==> inputs of build 80 <==
==> flow/design.v <==
`timescale 1ns / 1ps
module cla_slice_part(g,p,a,b);
 input a, b;
 output g;  
 output p;  
 assign g = a & b;
 assign p = a ^ b;
endmodule
module CarryPropagateGenerateUnit( g,p,a,b);
	input  [15:0] a,b;
	output [15:0] g,p;
	cla_slice_part s0(g[0],p[0],a[0],b[0]);
	cla_slice_part s1(g[1],p[1],a[1],b[1]);
	cla_slice_part s2(g[2],p[2],a[2],b[2]);
	cla_slice_part s3(g[3],p[3],a[3],b[3]);
	cla_slice_part s4(g[4],p[4],a[4],b[4]);
	cla_slice_part s5(g[5],p[5],a[5],b[5]);
	cla_slice_part s6(g[6],p[6],a[6],b[6]);
	cla_slice_part s7(g[7],p[7],a[7],b[7]);
	cla_slice_part s8(g[8],p[8],a[8],b[8]);
	cla_slice_part s9(g[9],p[9],a[9],b[9]);
	cla_slice_part s10(g[10],p[10],a[10],b[10]);
	cla_slice_part s11(g[11],p[11],a[11],b[11]);
	cla_slice_part s12(g[12],p[12],a[12],b[12]);
	cla_slice_part s13(g[13],p[13],a[13],b[13]);
	cla_slice_part s14(g[14],p[14],a[14],b[14]);
	cla_slice_part s15(g[15],p[15],a[15],b[15]);
endmodule
module SixteenBitSummationUnit(sum,p,carry,cin);
  input [14:0] carry;
  input cin;
  input [15:0] p;
  output [15:0] sum;
  assign sum[0] = p[0] ^ cin;
  assign sum[1] = p[1] ^ carry[0];
  assign sum[2] = p[2] ^ carry[1];
  assign sum[3] = p[3] ^ carry[2];
  assign sum[4] = p[4] ^ carry[3];
  assign sum[5] = p[5] ^ carry[4];
  assign sum[6] = p[6] ^ carry[5];
  assign sum[7] = p[7] ^ carry[6];
  assign sum[8] = p[8] ^ carry[7];
  assign sum[9] = p[9] ^ carry[8];
  assign sum[10] = p[10] ^ carry[9];
  assign sum[11] = p[11] ^ carry[10];
  assign sum[12] = p[12] ^ carry[11];
  assign sum[13] = p[13] ^ carry[12];
  assign sum[14] = p[14] ^ carry[13];
  assign sum[15] = p[15] ^ carry[14];
endmodule
module four_bit_block_cla(P,G,carry,p,g,cin);
	input [3:0] p,g;
	input cin;
	output [2:0] carry;
	output P,G;
	assign	carry[0] = 	g[0] |
											cin & p[0];
	assign	carry[1] =  g[1] |
											g[0] & p[1] |
											cin  &  p[0] & p[1];
	assign	carry[2] =  g[2] |
											g[1] & p[2] |
											g[0] & p [1] & p[2] |
											cin  & p[0] & p[1] & p[2];
	assign	P = p[0] & p[1] & p[2] & p[3];
	assign	G = g[3] | 
							g[2] & p[3] |
							g[1] & p[2] & p[3] |
							g[0] & p[1] & p[2] & p[3];
endmodule
module cla_16_two_level(sum,cout,a,b,cin);
	input [15:0] a, b;
	input cin;
	output [15:0] sum;
	output  cout;
	wire [15:0]   g, p,carry;  
	wire [3:0]  G,P;
	assign carry[3]  = G[0] | cin & P[0];
	assign carry[7]  = G[1] | G[0] & P[1] | cin & P[0] & P[1]; 
	assign carry[11] = G[2] |
										 G[1] & P[2] |
										 G[0] & P[1] & P[2] | 
										 cin  & P[0] & P[1] & P[2];
	assign cout = G[3] |
								G[2] & P[3] |
								G[1] & P[2] & P[3] |
								G[0] & P[1] & P[2] & P[3] |
								cin   & P[0] & P[1] & P[2] & P[3];
	CarryPropagateGenerateUnit   CPGU( g,p,a,b);
	four_bit_block_cla FBBC0(P[0],G[0],carry[2:0],p[3:0],g[3:0],cin);     
	four_bit_block_cla FBBC1(P[1],G[1],carry[6:4],p[7:4],g[7:4],carry[3]);   
	four_bit_block_cla FBBC2(P[2],G[2],carry[10:8],p[11:8],g[11:8],carry[7]);
	four_bit_block_cla FBBC3(P[3],G[3],carry[14:12],p[15:12],g[15:12],carry[11]); 
	SixteenBitSummationUnit TTBSU(sum,p,carry[14:0],cin);
endmodule
`timescale 1ns / 1ps
module xnew2(
	output reg [15:0] x,
	input [15:0] x0,
	input [15:0] y,
	input cin,
	input reset,
	input stop,
	input clk
	);
	wire [15:0] sum,a,b;
	wire cout;	 
	cla_16_two_level alu(sum,cout,a,b,cin);
	assign a=x;
	assign b=cin?(~y):y;
	always @(posedge clk)
	begin
		if(reset)
		begin
			x<=x0;
		end
		else
		begin
			if(!stop)
			begin
				x<=sum;
			end
			else
			begin
				x<=x;
			end
		end
	end
endmodule
`timescale 1ns / 1ps
module ynew2(
	output reg [15:0] y,
	input [15:0] y0,
	input [15:0] x,
	input cin,
	input reset,
	input stop,
	input clk
	);
	wire [15:0] sum,a,b;
	wire cout;	 
	cla_16_two_level alu(sum,cout,a,b,cin);
	assign a=y;
	assign b=cin?(~x):x;
	always @(posedge clk)
	begin
		if(reset)
		begin
			y<=y0;
		end
		else
		begin
			if(!stop)
			begin
				y<=sum;
			end
			else
			begin
				y<=y;
			end
		end	
	end
endmodule
`timescale 1ns / 1ps
module znew2(
	output reg [15:0] z,
	output zsign,
	input [15:0] z0,
	input [15:0] zrom,
	input cin,
	input reset,
	input stop,
	input clk
	);
	wire [15:0] sum,a,b;
	wire cout;	 
	cla_16_two_level alu(sum,cout,a,b,cin);
	assign a=z;
	assign b=cin?(~zrom):zrom;
	always @(posedge clk)
	begin
		if(reset)
		begin
			z<=z0;
		end
		else
		begin
			if(!stop)
				z<=sum;
			else
				z<=z;
		end	
	end
	assign zsign=z[15];
endmodule
`timescale 1ns / 1ps
module datapathnew2(
	output [15:0] x,
	output [15:0] y,
	input [15:0] z0,
	input [3:0] i,
	input reset,
	input stop,
	input clk
	); 
	parameter xinit=16'b0010_0110_1101_1101;	 
	parameter yinit=16'b0;
	reg [15:0] zrom_q;
	wire [15:0] xval,yval,zval;
	wire [15:0] x0,y0;
	wire [15:0] z;
	wire zsign;
	always @(*)
	begin
		case(i)
			4'd0: zrom_q=16'b0011_0010_0100_0011;
			4'd1: zrom_q=16'b0001_1101_1010_1100;
			4'd2: zrom_q=16'b0000_1111_1010_1101;
			4'd3: zrom_q=16'b0000_0111_1111_0101;
			4'd4: zrom_q=16'b0000_0011_1111_1110;
			4'd5: zrom_q=16'b0000_0001_1111_1111;
			4'd6: zrom_q=16'b0000_0000_1111_1111;
			4'd7: zrom_q=16'b0000_0000_0111_1111;
			4'd8: zrom_q=16'b0000_0000_0011_1111;
			4'd9: zrom_q=16'b0000_0000_0001_1111;
			4'd10: zrom_q=16'b0000_0000_0000_1111;
			4'd11: zrom_q=16'b0000_0000_0000_0111;
			4'd12: zrom_q=16'b0000_0000_0000_0011;
			4'd13: zrom_q=16'b0000_0000_0000_0001;
			4'd14: zrom_q=16'b0;
			4'd15: zrom_q=16'b0;
			default: zrom_q=16'b0;
		endcase
	end
	xnew2 xmod(x,x0,yval,xcin,reset,stop,clk);
	ynew2 ymod(y,y0,xval,ycin,reset,stop,clk);
	znew2 zmod(z,zsign,z0,zval,zcin,reset,stop,clk);
	assign x0=xinit;
	assign y0=yinit;
	assign xval=$signed(x)>>>i;
	assign yval=$signed(y)>>>i;
	assign zval=zrom_q;
	assign xcin=zsign?1'b0:1'b1;
	assign ycin=zsign?1'b1:1'b0;
	assign zcin=zsign?1'b0:1'b1;
endmodule
`timescale 1ns / 1ps
module cordic_sincos(
	input clk,
	input rst,
	input start,
	input [15:0] z0,
	output ready,
	output reg done,
	output [15:0] x,
	output [15:0] y
	);
	reg busy;
	reg [3:0] cnt;
	wire load;
	assign ready = ~busy;
	assign load = rst | (start & ~busy);
	always @(posedge clk)
	begin
		if(rst)
		begin
			busy <= 1'b0;
			cnt <= 4'd0;
			done <= 1'b0;
		end
		else
		begin
			done <= 1'b0;
			if(!busy)
			begin
				cnt <= 4'd0;
				if(start)
					busy <= 1'b1;
			end
			else
			begin
				cnt <= cnt + 4'd1;
				if(cnt == 4'd15)
				begin
					busy <= 1'b0;
					done <= 1'b1;
				end
			end
		end
	end
	datapathnew2 dp(x,y,z0,cnt,load,~busy,clk);
endmodule
==> flow/run.sh <==
#!/bin/bash
# the make line also repeats each setting of config.mk as NAME=value (left out here)
make -C /OpenROAD-flow-scripts/flow DESIGN_CONFIG=/design/flow/config.mk WORK_HOME=/design/flow/orfs CLKGATE_MAP_FILE= finish
==> flow/config.mk <==
export PLATFORM = sky130hd
export DESIGN_NAME = cordic_sincos
export DESIGN_NICKNAME = cordic_sincos
export VERILOG_FILES = /design/flow/design.v
export SDC_FILE = /design/flow/constraint.sdc
export NUM_CORES = 4
export LEC_CHECK = 0
export ABC_AREA = 1
export CAP_MARGIN = 20
export CORE_MARGIN = 2
export CORE_UTILIZATION = 67
export CTS_CLUSTER_DIAMETER = 29
export CTS_CLUSTER_SIZE = 74
export SLEW_MARGIN = 20
==> flow/constraint.sdc <==
create_clock -name core_clock -period 3.51 [get_ports {clk}]
set_input_delay 0.7020 -clock core_clock [delete_from_list [all_inputs] [get_ports {clk}]]
set_output_delay 0.7020 -clock core_clock [all_outputs]
set_load 0.01 [all_outputs]
==> build 42 (differences from build 80) <==
- CORE_UTILIZATION: 67 -> 66
- CTS_CLUSTER_DIAMETER: 29 -> unset
- CTS_CLUSTER_SIZE: 74 -> unset
==> flow/constraint.sdc (replaced) <==
create_clock -name core_clock -period 5.11 [get_ports {clk}]
set_input_delay 1.0220 -clock core_clock [delete_from_list [all_inputs] [get_ports {clk}]]
set_output_delay 1.0220 -clock core_clock [all_outputs]
set_load 0.01 [all_outputs]
==> build 95 (differences from build 80) <==
- CORE_UTILIZATION: 67 -> 66
- CTS_CLUSTER_DIAMETER: 29 -> unset
- CTS_CLUSTER_SIZE: 74 -> 97
- PLACE_DENSITY: unset -> 0.39
==> flow/constraint.sdc (replaced) <==
create_clock -name core_clock -period 3.1 [get_ports {clk}]
set_input_delay 0.6200 -clock core_clock [delete_from_list [all_inputs] [get_ports {clk}]]
set_output_delay 0.6200 -clock core_clock [all_outputs]
set_load 0.01 [all_outputs]
==> deck_impl_summary.md <==
Run Summary

Final timing
  – RSZ-0062 raised after global routing: no
  – Tmin final: 4.025 ns
  – Measured slew at the worst slew-check pin: 0.7372 ns
  – Setup Skew: 0.01388 ns
  – Post-route setup TNS: 0 ns

Power and ir drop
  – Leak Pwr: 0.003410 uW
  – Combinational cell power: 1820 uW
  – Psw: 1438 uW
  – Worst vdd ir: 0.0003135 V

Drt
  – Metal3 WL: 844 um
  – Wire length on met2: 7156 um

CTS
  – Clock transition at the registers of the reported paths: 0.09 ns

Worst hold path
  – Min-delay src: dp.ymod.y[2]

Critical path
  – CP max stage delay: 0.75 ns
  – Most used cell along the critical path: nand2_1
  – WP buf/inv: 3

GRT
  – Largest net degree at the start of global routing: 38
  – Met1 usage in global routing: 0.4416
  – Vias in the first global route: 5374

Status
  – Status: no timing/DRC/antenna violations

Layout
  – Fin area: 6977 um2
the above is filed under build 42

==> deck_impl_summary.md <==
Run Summary

GRT
  – Largest net degree at the start of global routing: 38
  – Vias in the first global route: 6321
  – Met1 usage in global routing: 0.4633

Power and ir drop
  – Leak Pwr: 0.004113 uW
  – Combinational cell power: 4190 uW

Status
  – Violated checks: negative setup slack
  – Status: complete, but fails checks

Final timing
  – Setup ws final: -0.4732 ns
  – Final setup vio count: 25
  – Tmin final: 3.573 ns

Critical path
  – CP max stage delay: 0.48 ns

Drt
  – Wire length on met2: 10170 um
the above is filed under build 95

==> deck_impl_summary.md <==
Run Summary

Status
  – Status: no timing/DRC/antenna violations

Final timing
  – Post-route setup TNS: 0 ns
  – Setup Skew: 0.006147 ns

Worst hold path
  – Min-delay src: dp.ymod.y[2]

Power and ir drop
  – Leak Pwr: 0.003587 uW

Layout
  – Fin area: 7351 um2

Critical path
  – WP buf/inv: 4
  – Most used cell along the critical path: nand2_2

CTS
  – Clock transition at the registers of the reported paths: 0.08 ns

Drt
  – Metal3 WL: 1124 um
  – Wire length on met2: 7546 um

GRT
  – Vias in the first global route: 5482
  – Largest net degree at the start of global routing: 33
the above is filed under build 80

Power and IR drop assume default switching activity.
